==> inputs of v19 <==
// MAC
module MAC(
	clk,
	rst_n,
	in_valid,
	in_mode,
	in_act,
	in_wgt,
	out_act_idx,
	out_wgt_idx,
	out_idx,
    out_valid,
	out_data,
	out_finish
);
Settings: LEC_CHECK=0, CAP_MARGIN=20, CORE_MARGIN=2, CORE_UTILIZATION=48, SLEW_MARGIN=20; clock period 8.33 ns.
run.sh (not shown) runs the stock make flow with config.mk's settings and CLKGATE_MAP_FILE=.
==> inputs of v38, as changes to v19 <==
- CAP_MARGIN: 20 -> 30
- CELL_PAD_IN_SITES_GLOBAL_PLACEMENT: unset -> 0
- CORE_ASPECT_RATIO: unset -> 0.73
- CORE_UTILIZATION: 48 -> 20
- CTS_CLUSTER_SIZE: unset -> 11
- GPL_ROUTABILITY_DRIVEN: unset -> 0
- GPL_TIMING_DRIVEN: unset -> 1
- HOLD_SLACK_MARGIN: unset -> -0.08
- PLACE_DENSITY_LB_ADDON: unset -> 0.1
- SETUP_SLACK_MARGIN: unset -> 2.13
- TNS_END_PERCENT: unset -> 70
==> flow/constraint.sdc (replaced) <==
create_clock -name core_clock -period 14.8 [get_ports {clk}]
set_input_delay 2.9600 -clock core_clock [delete_from_list [all_inputs] [get_ports {clk}]]
set_output_delay 2.9600 -clock core_clock [all_outputs]
set_load 0.01 [all_outputs]
==> comparison table <==
                                                                           v38         v19
Crit path DAT                                                         11.62 ns     8.71 ns
Number of buffers created by CTS                                            55          54
Worst reg2reg setup slack                                              3.83 ns     0.18 ns
Chip area                                                           0.315 mm^2  0.132 mm^2
Number of gates given a new drive strength after cts                         0          25
Wire length of the first global-routing pass                            450 mm      396 mm
Count of placed standard cells including taps                            10469        8314
Setup crit start                                                        cnt[1]      cnt[2]
Source-to-sink clock delay at the later pin of the worst-skew pair     0.78 ns     0.76 ns
Routed wirelength normalized by instance count                         31.0 um     33.4 um
Met2 WL                                                                 134 mm      124 mm
Headroom to the max-slew limit                                           0.254       0.251
Largest net degree at the start of global routing                          119         110
Result of the run                                     timing/DRC/antenna clean  timing/DRC/antenna clean

==> 10-07: inputs <==
==> flow/design.v <==
module MAC(
	clk,
	rst_n,
	in_valid,
	in_mode,
	in_act,
	in_wgt,
	out_act_idx,
	out_wgt_idx,
	out_idx,
    out_valid,
	out_data,
	out_finish
);
input clk, rst_n, in_valid, in_mode;
input [0:7][3:0] in_act;
input [0:8][3:0] in_wgt;
output logic [3:0] out_act_idx, out_wgt_idx, out_idx;
output logic out_valid, out_finish;
output logic [0:7][11:0] out_data;
logic cs, ns;
logic mode;
logic [3:0] cnt_reg, cnt, cnt_nxt;
logic [0:7][0:7][3:0] in;  
logic [0:9][0:9][3:0] act;  
logic [0:8][3:0] wgt;
logic [0:7][0:8][3:0] a;
logic [0:8][3:0] w;
logic [0:7][11:0] d;
logic [0:7][11:0] data;
logic [2:0] out_cnt;  
logic out_valid_nxt;
always @(*) begin
	case (cs)
	0: ns = (in_valid)? 1 : cs;
	1: ns = (out_finish)? 0 : cs;
	endcase
end
always @(posedge clk or negedge rst_n) begin
	if (~rst_n) begin
		cs <= 0;
	end else begin
		cs <= ns;
	end
end
always @(posedge clk or negedge rst_n) begin
	if (~rst_n) begin
		mode <= 0;
	end else if (in_valid) begin  
		mode <= in_mode;
	end	else begin  
		mode <= mode;
	end
end
assign out_act_idx = cnt;
assign out_wgt_idx = cnt + 1;
always @(*) begin
	if (in_valid) begin
		cnt_nxt = 0;
	end else if (cnt == 15) begin 
		cnt_nxt = 0;
	end else begin
		cnt_nxt = cnt + 1;
	end
end
always @(posedge clk or negedge rst_n) begin
	if (!rst_n) begin
		cnt <= 0;
		cnt_reg <= 0;
	end
	else begin
		cnt <= cnt_nxt;
		cnt_reg <= cnt;
	end
end
genvar i;
genvar j;
generate
	for (i = 0; i < 8; i = i + 1) begin  
		for (j = 0; j < 8; j = j + 1) begin  
			always @(posedge clk or negedge rst_n) begin
				if (~rst_n) begin
					in[i][j] <= 0;
				end else if (i == out_act_idx) begin  
					in[i][j] <= in_act[j];
				end else begin
					in[i][j] <= in[i][j];  
				end
			end
		end
	end
endgenerate
generate
	for(i = 0;i<10; i = i+1)begin
		assign act[0][i] = 0;
		assign act[9][i] = 0;
		assign act[i][0] = 0;
		assign act[i][9] = 0;
	end
	for (i = 1; i < 9; i = i + 1) begin
		for (j = 1; j < 9; j = j + 1) begin
			assign act[i][j] = in[i-1][j-1]; 
		end
	end
endgenerate
generate
	for (i = 0; i < 9; i = i + 1) begin  
		always @(posedge clk or negedge rst_n) begin  
			if (~rst_n) begin
				wgt[i] <= 0;
			end else begin
				wgt[i] <= in_wgt[i];
			end
		end
	end
endgenerate
always @(*) begin
	if (mode) begin  
		case (cnt - 2)  
		0:begin  
			for (integer n = 0; n < 8; n = n + 1) begin
				a[n][0] = act[0][n];
				a[n][1] = act[0][n + 1];
				a[n][2] = act[0][n + 2];
				a[n][3] = act[1][n];
				a[n][4] = act[1][n + 1];
				a[n][5] = act[1][n + 2];
				a[n][6] = act[2][n];
				a[n][7] = act[2][n + 1];
				a[n][8] = act[2][n + 2];
			end
		end
		1:begin  
			for (integer n = 0; n < 8; n = n + 1) begin
				a[n][0] = act[1][n];
				a[n][1] = act[1][n + 1];
				a[n][2] = act[1][n + 2];
				a[n][3] = act[2][n];
				a[n][4] = act[2][n + 1];
				a[n][5] = act[2][n + 2];
				a[n][6] = act[3][n];
				a[n][7] = act[3][n + 1];
				a[n][8] = act[3][n + 2];
			end
		end
		2:begin  
			for (integer n = 0; n < 8; n = n + 1) begin
				a[n][0] = act[2][n];
				a[n][1] = act[2][n + 1];
				a[n][2] = act[2][n + 2];
				a[n][3] = act[3][n];
				a[n][4] = act[3][n + 1];
				a[n][5] = act[3][n + 2];
				a[n][6] = act[4][n];
				a[n][7] = act[4][n + 1];
				a[n][8] = act[4][n + 2];
			end
		end
		3:begin  
			for (integer n = 0; n < 8; n = n + 1) begin
				a[n][0] = act[3][n];
				a[n][1] = act[3][n + 1];
				a[n][2] = act[3][n + 2];
				a[n][3] = act[4][n];
				a[n][4] = act[4][n + 1];
				a[n][5] = act[4][n + 2];
				a[n][6] = act[5][n];
				a[n][7] = act[5][n + 1];
				a[n][8] = act[5][n + 2];
			end
		end
		4:begin  
			for (integer n = 0; n < 8; n = n + 1) begin
				a[n][0] = act[4][n];
				a[n][1] = act[4][n + 1];
				a[n][2] = act[4][n + 2];
				a[n][3] = act[5][n];
				a[n][4] = act[5][n + 1];
				a[n][5] = act[5][n + 2];
				a[n][6] = act[6][n];
				a[n][7] = act[6][n + 1];
				a[n][8] = act[6][n + 2];
			end
		end
		5:begin  
			for (integer n = 0; n < 8; n = n + 1) begin
				a[n][0] = act[5][n];
				a[n][1] = act[5][n + 1];
				a[n][2] = act[5][n + 2];
				a[n][3] = act[6][n];
				a[n][4] = act[6][n + 1];
				a[n][5] = act[6][n + 2];
				a[n][6] = act[7][n];
				a[n][7] = act[7][n + 1];
				a[n][8] = act[7][n + 2];
			end
		end
		6:begin  
			for (integer n = 0; n < 8; n = n + 1) begin
				a[n][0] = act[6][n];
				a[n][1] = act[6][n + 1];
				a[n][2] = act[6][n + 2];
				a[n][3] = act[7][n];
				a[n][4] = act[7][n + 1];
				a[n][5] = act[7][n + 2];
				a[n][6] = act[8][n];
				a[n][7] = act[8][n + 1];
				a[n][8] = act[8][n + 2];
			end
		end
		7:begin  
			for (integer n = 0; n < 8; n = n + 1) begin
				a[n][0] = act[7][n];
				a[n][1] = act[7][n + 1];
				a[n][2] = act[7][n + 2];
				a[n][3] = act[8][n];
				a[n][4] = act[8][n + 1];
				a[n][5] = act[8][n + 2];
				a[n][6] = act[9][n];
				a[n][7] = act[9][n + 1];
				a[n][8] = act[9][n + 2];
			end
		end
		default:begin  
			for (integer n = 0; n < 8; n = n + 1) begin
				for (integer m = 0; m < 9; m = m + 1) begin
					a[n][m] = 0;
				end
			end
		end
		endcase
	end else begin  
		for (integer n = 0; n < 8; n = n + 1) begin
			for (integer m = 0; m < 9; m = m + 1) begin
				a[n][m] = act [n + 1][m + 1];
			end
		end
	end
end
generate
	for (i = 0; i < 9; i = i + 1) begin
		always @(*) begin
			w[i] = wgt[i];  
			if (~mode) begin  
				if (i == 8) begin
					w[i] = 0;
				end
			end
		end
	end
endgenerate
genvar n;
generate
	for (n = 0; n < 8; n = n + 1) begin  
		always @(*) begin
			data[n] =  a[n][0]*w[0] + a[n][1]*w[1] + a[n][2]*w[2] + a[n][3]*w[3] + a[n][4]*w[4] + a[n][5]*w[5] + a[n][6]*w[6] + a[n][7]*w[7] + a[n][8]*w[8];
		end
	end
endgenerate
generate
	for (i = 0; i < 8; i = i + 1) begin
		always @(posedge clk or negedge rst_n) begin
			if (~rst_n) begin  
				out_data[i] <= 0;
			end else begin  
				out_data[i] <= data[i];
			end
		end
	end
endgenerate
assign out_cnt = (mode)? (cnt - 2) : (cnt - 8);  
always @(*) begin
	out_valid_nxt = 0;
	if (in_valid) begin
		out_valid_nxt = 0;
	end else if (mode && cs) begin  
		out_valid_nxt = ((cnt >= 2) && (cnt <= 9));
	end else if (~mode && cs) begin  
		out_valid_nxt = ((cnt >= 8) && (cnt <= 15));
	end
end
always @(posedge clk or negedge rst_n) begin
	if (~rst_n) begin  
		out_valid <= 0;
	end else begin 
		out_valid <= out_valid_nxt;
	end 
end
always @(posedge clk or negedge rst_n) begin
	if (~rst_n) begin
		out_idx[2:0] <= 0;
	end else begin
		out_idx[2:0] <= out_cnt;  
	end
end
always @(posedge clk or negedge rst_n) begin
	if (~rst_n) begin
		out_idx[3] <= 0;
	end else begin
		out_idx[3] <= ~mode;  
	end
end
always @(posedge clk or negedge rst_n) begin
	if (~rst_n) begin
		out_finish <= 0;
	end else begin
		out_finish <= out_valid && (out_cnt == 7);  
	end
end
endmodule
==> flow/run.sh <==
#!/bin/bash
# the make line also repeats each setting of config.mk as NAME=value (left out here)
make -C /OpenROAD-flow-scripts/flow DESIGN_CONFIG=/design/flow/config.mk WORK_HOME=/design/flow/orfs CLKGATE_MAP_FILE= finish
==> flow/config.mk <==
export PLATFORM = sky130hd
export DESIGN_NAME = MAC
export DESIGN_NICKNAME = MAC
export VERILOG_FILES = /design/flow/design.v
export SDC_FILE = /design/flow/constraint.sdc
export NUM_CORES = 4
export LEC_CHECK = 0
export CAP_MARGIN = 35
export CORE_MARGIN = 2
export CORE_UTILIZATION = 40
export GPL_ROUTABILITY_DRIVEN = 0
export GPL_TIMING_DRIVEN = 0
export MAX_ROUTING_LAYER = met4
export MIN_ROUTING_LAYER = met2
export SETUP_SLACK_MARGIN = 2.2
export SLEW_MARGIN = 20
==> flow/constraint.sdc <==
create_clock -name core_clock -period 8.4 [get_ports {clk}]
set_input_delay 1.6800 -clock core_clock [delete_from_list [all_inputs] [get_ports {clk}]]
set_output_delay 1.6800 -clock core_clock [all_outputs]
set_load 0.01 [all_outputs]
==> 02-08: changes against 10-07 <==
==> flow/config.mk (replaced) <==
export PLATFORM = sky130hd
export DESIGN_NAME = MAC
export DESIGN_NICKNAME = MAC
export VERILOG_FILES = /design/flow/design.v
export SDC_FILE = /design/flow/constraint.sdc
export NUM_CORES = 4
export LEC_CHECK = 0
export ABC_AREA = 1
export CAP_MARGIN = 20
export CORE_MARGIN = 2
export CORE_UTILIZATION = 72
export CTS_CLUSTER_DIAMETER = 382
export CTS_CLUSTER_SIZE = 95
export SLEW_MARGIN = 20
export TNS_END_PERCENT = 10
==> flow/constraint.sdc (replaced) <==
create_clock -name core_clock -period 4.4 [get_ports {clk}]
set_input_delay 0.8800 -clock core_clock [delete_from_list [all_inputs] [get_ports {clk}]]
set_output_delay 0.8800 -clock core_clock [all_outputs]
set_load 0.01 [all_outputs]
==> 08-14: changes against 10-07 <==
==> flow/config.mk (replaced) <==
export PLATFORM = sky130hd
export DESIGN_NAME = MAC
export DESIGN_NICKNAME = MAC
export VERILOG_FILES = /design/flow/design.v
export SDC_FILE = /design/flow/constraint.sdc
export NUM_CORES = 4
export LEC_CHECK = 0
export CAP_MARGIN = 20
export CORE_MARGIN = 2
export CORE_UTILIZATION = 66
export CTS_CLUSTER_DIAMETER = 27
export CTS_CLUSTER_SIZE = 37
export MAX_ROUTING_LAYER = met4
export SETUP_SLACK_MARGIN = 1.41
export SLEW_MARGIN = 20
==> 09-05: changes against 10-07 <==
==> flow/config.mk (replaced) <==
export PLATFORM = sky130hd
export DESIGN_NAME = MAC
export DESIGN_NICKNAME = MAC
export VERILOG_FILES = /design/flow/design.v
export SDC_FILE = /design/flow/constraint.sdc
export NUM_CORES = 4
export LEC_CHECK = 0
export CAP_MARGIN = 20
export CORE_MARGIN = 5
export CORE_UTILIZATION = 48
export SLEW_MARGIN = 20
==> results <==
02-08 ended with an error in global routing (5_1_grt). 10-07 failed in global routing (5_1_grt). 09-05 passed the timing, design-rule and antenna checks. 08-14 completed, yet does not pass: setup timing. Of 08-14 and 09-05, 09-05 has the higher sequential share of layout area (gap 0.88 points). Against 08-14, the critical path depth of 09-05 is lower by 1. Worst hold slack: 08-14 is better than 09-05 (79 ps). Count of clock-buffer cells in the layout: 08-14 is higher than 09-05 (55). In 08-14 the register-to-register slack is lower than in 09-05, by 610 ps.
